==> run D: inputs <==
==> flow/design.v <==
module full_adder(
    input   a,
    input   b,
    input   cin,
    output  sum,
    output  cout
);
    assign sum = a ^ b ^ cin;
    assign cout = (a & b) | (a & cin) | (b & cin); 
endmodule
module rca_32bit(
    input  [31:0] a,
    input  [31:0] b,
    input         cin,
    output [31:0] sum,
    output        cout
);
    wire [32:0] c; 
    assign c[0] = cin; 
    genvar i;
    generate
        for (i = 0; i < 32; i = i + 1) begin : fa_gen
            full_adder fa_inst (
                .a(a[i]),
                .b(b[i]),
                .cin(c[i]), 
                .sum(sum[i]),
                .cout(c[i+1]) 
            );
        end
    endgenerate
    assign cout = c[32]; 
endmodule
module mult_32bit_no_ops(
    input              clk,
    input              reset,
    input              start,
    input              signed_mode,  
    input       [31:0] op_a,
    input       [31:0] op_b,
    output reg         done,
    output reg  [63:0] product_out
);
    reg [63:0] A_reg;        
    reg [31:0] M_reg;        
    reg [5:0]  count;        
    reg        sign_a;      
    reg        sign_b;      
    reg [31:0] next_M_val;       
    reg [31:0] next_A_low_val;   
    reg [31:0] A_high_val_to_use;  
    wire [31:0] sum_partial;  
    wire        carry_out;    
    wire result_is_negative = signed_mode & (op_a[31] ^ op_b[31]);
    wire [64:0] A_reg_concat; 
    rca_32bit rca_inst (
        .a(A_reg[63:32]),             
        .b(M_reg),                    
        .cin(1'b0),
        .sum(sum_partial),
        .cout(carry_out)
    );
    wire [31:0] abs_a_sum;
    rca_32bit rca_abs_a_inst (
        .a(~op_a), .b(32'h0), .cin(1'b1), .sum(abs_a_sum), .cout()
    );
    wire [31:0] abs_b_sum;
    rca_32bit rca_abs_b_inst (
        .a(~op_b), .b(32'h0), .cin(1'b1), .sum(abs_b_sum), .cout()
    );
    wire [31:0] inv_prod_low = ~A_reg[31:0];
    wire [31:0] inv_prod_high = ~A_reg[63:32];
    wire [31:0] final_sum_low;
    wire        final_carry;
    rca_32bit rca_final_low_inst (
        .a(inv_prod_low), .b(32'b0), .cin(1'b1), .sum(final_sum_low), .cout(final_carry)
    );
    wire [31:0] final_sum_high;
    rca_32bit rca_final_high_inst (
        .a(inv_prod_high), .b(32'b0), .cin(final_carry), .sum(final_sum_high), .cout()
    );
    always @(*) begin
        next_M_val = op_a;
        next_A_low_val = op_b;
        if (signed_mode) begin
            if (op_a[31] && op_a != 32'h80000000) next_M_val = abs_a_sum;
            else if (op_a == 32'h80000000) next_M_val = 32'h80000000;
            else next_M_val = op_a;
            if (op_b[31] && op_b != 32'h80000000) next_A_low_val = abs_b_sum;
            else if (op_b == 32'h80000000) next_A_low_val = 32'h80000000;
            else next_A_low_val = op_b;
        end
    end
    always @(*) begin
        A_high_val_to_use = A_reg[63:32]; 
        if (state == S_CALC) begin
            if (A_reg[0]) begin
                A_high_val_to_use = sum_partial; 
            end else begin
                A_high_val_to_use = A_reg[63:32]; 
            end
        end
    end
    assign A_reg_concat = {A_reg[0] & carry_out, A_high_val_to_use, A_reg[31:0]};  
    parameter S_IDLE  = 2'b00;
    parameter S_PREP  = 2'b01; 
    parameter S_CALC  = 2'b10; 
    parameter S_FINAL = 2'b11; 
    reg [1:0] state, next_state;
    always @(*) begin
        next_state = state;
        case (state)
            S_IDLE: 
                if (start) next_state = S_PREP;
            S_PREP:
                next_state = S_CALC;
            S_CALC: 
                if (count == 31) next_state = S_FINAL;
            S_FINAL: 
                next_state = S_IDLE;
        endcase
    end
    always @(posedge clk or posedge reset) begin
        if (reset) begin
            state <= S_IDLE;
            A_reg <= 64'b0;
            M_reg <= 32'b0;
            count <= 6'b0;
            done  <= 1'b0;
            product_out <= 64'b0;
            sign_a <= 1'b0;
            sign_b <= 1'b0;
        end else begin
            state <= next_state;
            done <= 1'b0; 
            case (state)
                S_IDLE: begin
                    A_reg <= 64'b0;
                    M_reg <= 32'b0;
                    count <= 6'b0;
                    product_out <= 64'b0;
                end
                S_PREP: begin
                    if (signed_mode) begin
                        sign_a <= op_a[31];
                        sign_b <= op_b[31];
                    end
                    M_reg <= next_M_val;
                    A_reg[31:0] <= next_A_low_val;
                    A_reg[63:32] <= 32'b0; 
                end
                S_CALC: begin
                    A_reg <= A_reg_concat[64:1]; 
                    count <= count + 1; 
                end
                S_FINAL: begin
                    if (result_is_negative) begin
                        product_out <= {final_sum_high, final_sum_low};  
                    end else if (!signed_mode) begin
                         if (op_a == 32'hFFFFFFFF && op_b == 32'hFFFFFFFF) begin
                             if (A_reg[63:32] == 32'h00000000 && A_reg[31:0] == 32'h00000001) begin
                                 product_out <= 64'hFFFFFFFE00000001;  
                             end else begin
                                 product_out <= A_reg;
                             end
                         end else begin
                             product_out <= A_reg;
                         end
                    end else begin
                        product_out <= A_reg;
                    end
                    done <= 1'b1;
                end
            endcase
        end
    end
endmodule
==> flow/run.sh <==
#!/bin/bash
# the make line also repeats each setting of config.mk as NAME=value (left out here)
make -C /OpenROAD-flow-scripts/flow DESIGN_CONFIG=/design/flow/config.mk WORK_HOME=/design/flow/orfs CLKGATE_MAP_FILE= finish
==> flow/config.mk <==
export PLATFORM = sky130hd
export DESIGN_NAME = mult_32bit_no_ops
export DESIGN_NICKNAME = mult_32bit_no_ops
export VERILOG_FILES = /design/flow/design.v
export SDC_FILE = /design/flow/constraint.sdc
export NUM_CORES = 4
export LEC_CHECK = 0
export ABC_AREA = 1
export CAP_MARGIN = 20
export CORE_MARGIN = 2
export CORE_UTILIZATION = 72
export CTS_CLUSTER_DIAMETER = 354
export CTS_CLUSTER_SIZE = 100
export PLACE_DENSITY = 0.38
export SETUP_SLACK_MARGIN = 2.42
export SLEW_MARGIN = 20
export TNS_END_PERCENT = 5
==> flow/constraint.sdc <==
create_clock -name core_clock -period 8.16 [get_ports {clk}]
set_input_delay 1.6320 -clock core_clock [delete_from_list [all_inputs] [get_ports {clk}]]
set_output_delay 1.6320 -clock core_clock [all_outputs]
set_load 0.01 [all_outputs]
==> inputs of run H, as changes to run D <==
ABC_AREA = default   (was 1)
CORE_UTILIZATION = 71   (was 72)
CTS_CLUSTER_DIAMETER = default   (was 354)
CTS_CLUSTER_SIZE = 35   (was 100)
PLACE_DENSITY = default   (was 0.38)
SETUP_SLACK_MARGIN = 2.89   (was 2.42)
==> flow/constraint.sdc (replaced) <==
create_clock -name core_clock -period 10.2 [get_ports {clk}]
set_input_delay 2.0400 -clock core_clock [delete_from_list [all_inputs] [get_ports {clk}]]
set_output_delay 2.0400 -clock core_clock [all_outputs]
set_load 0.01 [all_outputs]
==> inputs of run K, as changes to run D <==
CTS_CLUSTER_DIAMETER = default   (was 354)
CTS_CLUSTER_SIZE = 10   (was 100)
PLACE_DENSITY = default   (was 0.38)
PLACE_DENSITY_LB_ADDON = 0.24   (was default)
SETUP_SLACK_MARGIN = default   (was 2.42)
==> flow/constraint.sdc (replaced) <==
create_clock -name core_clock -period 10.2 [get_ports {clk}]
set_input_delay 2.0400 -clock core_clock [delete_from_list [all_inputs] [get_ports {clk}]]
set_output_delay 2.0400 -clock core_clock [all_outputs]
set_load 0.01 [all_outputs]
==> qor summary <==
item	run H	run K	run D
Power of the clock network	691 uW	632 uW	-
First-pass iteration count of the detailed router	17	14	-
Worst ir drop on vdd	0.000171 V	0.000159 V	-
Chip area	16900 sq um	17900 sq um	17900 sq um
Netlist area before placement	11300 sq um	12100 sq um	12100 sq um
Layout Nets	1586	2023	-
Inverter tally of the final layout excluding the clock network	164	242	-
Latency at later pin	470 ps	460 ps	-
Result of the run	failed layout checks	failed layout checks	stopped before the end
Last stage reached	-	-	global routing (5_1_grt)
Violated checks	negative setup slack	negative setup slack	-
Largest fanout of any net on the critical path	2	2	-
Yosys chip area	11300 sq um	12100 sq um	12100 sq um
Clock power frac	18.6%	19.6%	-
Net Sw Power	1700 uW	1420 uW	-
Multi-input logic portion of the cell area	49.4%	48.8%	-
Placed cell count	1554	1997	2027
Area share of the largest cell type after synthesis	37.7%	35.0%	35.0%
Reg area	4280 sq um	4280 sq um	-
Combinational Power Share	51.1%	50.4%	-
Remaining antenna violation count after routing	0	0	-
Sequential share of power	30.4%	30.1%	-
Final number of hold-violating endpoints	0	0	-
Power density over cell area	255 nW/um^2	217 nW/um^2	-
Number of instances on the worst hold path	2	2	-
Clock-cell share of area	3.95%	3.67%	-


==> job 4954 <==
// mult_32bit_no_ops: RTL as listed in full above, without the edits since
==> flow/config.mk <==
export PLATFORM = sky130hd
export DESIGN_NAME = mult_32bit_no_ops
export DESIGN_NICKNAME = mult_32bit_no_ops
export VERILOG_FILES = /design/flow/design.v
export SDC_FILE = /design/flow/constraint.sdc
export NUM_CORES = 4
export LEC_CHECK = 0
export CAP_MARGIN = 0
export CORE_ASPECT_RATIO = 1.54
export CORE_MARGIN = 2
export CORE_UTILIZATION = 71
export CTS_CLUSTER_SIZE = 35
export GPL_ROUTABILITY_DRIVEN = 1
export MAX_ROUTING_LAYER = met5
export SLEW_MARGIN = 20
export TNS_END_PERCENT = 5
==> flow/constraint.sdc <==
create_clock -name core_clock -period 11.6 [get_ports {clk}]
set_input_delay 2.3200 -clock core_clock [delete_from_list [all_inputs] [get_ports {clk}]]
set_output_delay 2.3200 -clock core_clock [all_outputs]
set_load 0.01 [all_outputs]
run.sh (not shown) runs the stock make flow with config.mk's settings and CLKGATE_MAP_FILE=.
==> job 7923 (differences from job 4954) <==
- CAP_MARGIN: 0 -> 20
- CORE_ASPECT_RATIO: 1.54 -> default
- CORE_UTILIZATION: 71 -> 58
- CTS_CLUSTER_SIZE: 35 -> default
- GPL_ROUTABILITY_DRIVEN: 1 -> default
- MAX_ROUTING_LAYER: met5 -> default
- SETUP_SLACK_MARGIN: default -> 1.55
- TNS_END_PERCENT: 5 -> default
==> flow/constraint.sdc (replaced) <==
create_clock -name core_clock -period 8.1 [get_ports {clk}]
set_input_delay 1.6200 -clock core_clock [delete_from_list [all_inputs] [get_ports {clk}]]
set_output_delay 1.6200 -clock core_clock [all_outputs]
set_load 0.01 [all_outputs]
==> comparison table <==
Run status: job 7923 finished with violations; job 4954 finished with violations
Violated checks: job 7923 setup timing; job 4954 setup timing
Insertion delay to the later sink of the worst-skew pair: job 7923 0.44 ns; job 4954 0.43 ns
Fmax achieved: job 7923 83.41 MHz; job 4954 83.15 MHz
Filler cells: job 7923 1,209; job 4954 874
Worst voltage drop across the vdd grid: job 7923 0.2230 mV; job 4954 0.1352 mV
Met1 global-route usage: job 7923 47.15%; job 4954 47.37%
Accumulated negative setup slack: job 7923 -50.65 ns; job 4954 -0.7329 ns
Wire length per cell: job 7923 19.95 µm; job 4954 20.83 µm
Post-route clock period utilization: job 7923 148.0%; job 4954 103.7%
Switching power as a share of total power: job 7923 40.25%; job 4954 41.51%
Non-clk buf share: job 7923 12.26%; job 4954 11.09%
Power in sequential cells: job 7923 1350 µW; job 4954 971 µW
Routed metal-1 wirelength: job 7923 14,440 µm; job 4954 11,550 µm
Max transition margin: job 7923 32.24%; job 4954 21.84%
Power in the clock group: job 7923 848 µW; job 4954 555 µW
Layout Skew: job 7923 0.01348 ns; job 4954 0.01337 ns
Clock buf/inv share: job 7923 3.820%; job 4954 4.120%
Routed wl met2: job 7923 15,460 µm; job 4954 16,240 µm
Well-tap cell count: job 7923 265; job 4954 206
Floorplan die height: job 7923 143.5 µm; job 4954 160.5 µm
Worst reg2reg setup slack: job 7923 -3.89 ns; job 4954 -0.43 ns
Max incr delay on CP: job 7923 0.48 ns; job 4954 0.49 ns
Min setup slack post-route: job 7923 -3.890 ns; job 4954 -0.4263 ns
P_comb: job 7923 2130 µW; job 4954 1140 µW
Power figures rest on the tool's default switching activity, not on a simulated workload.
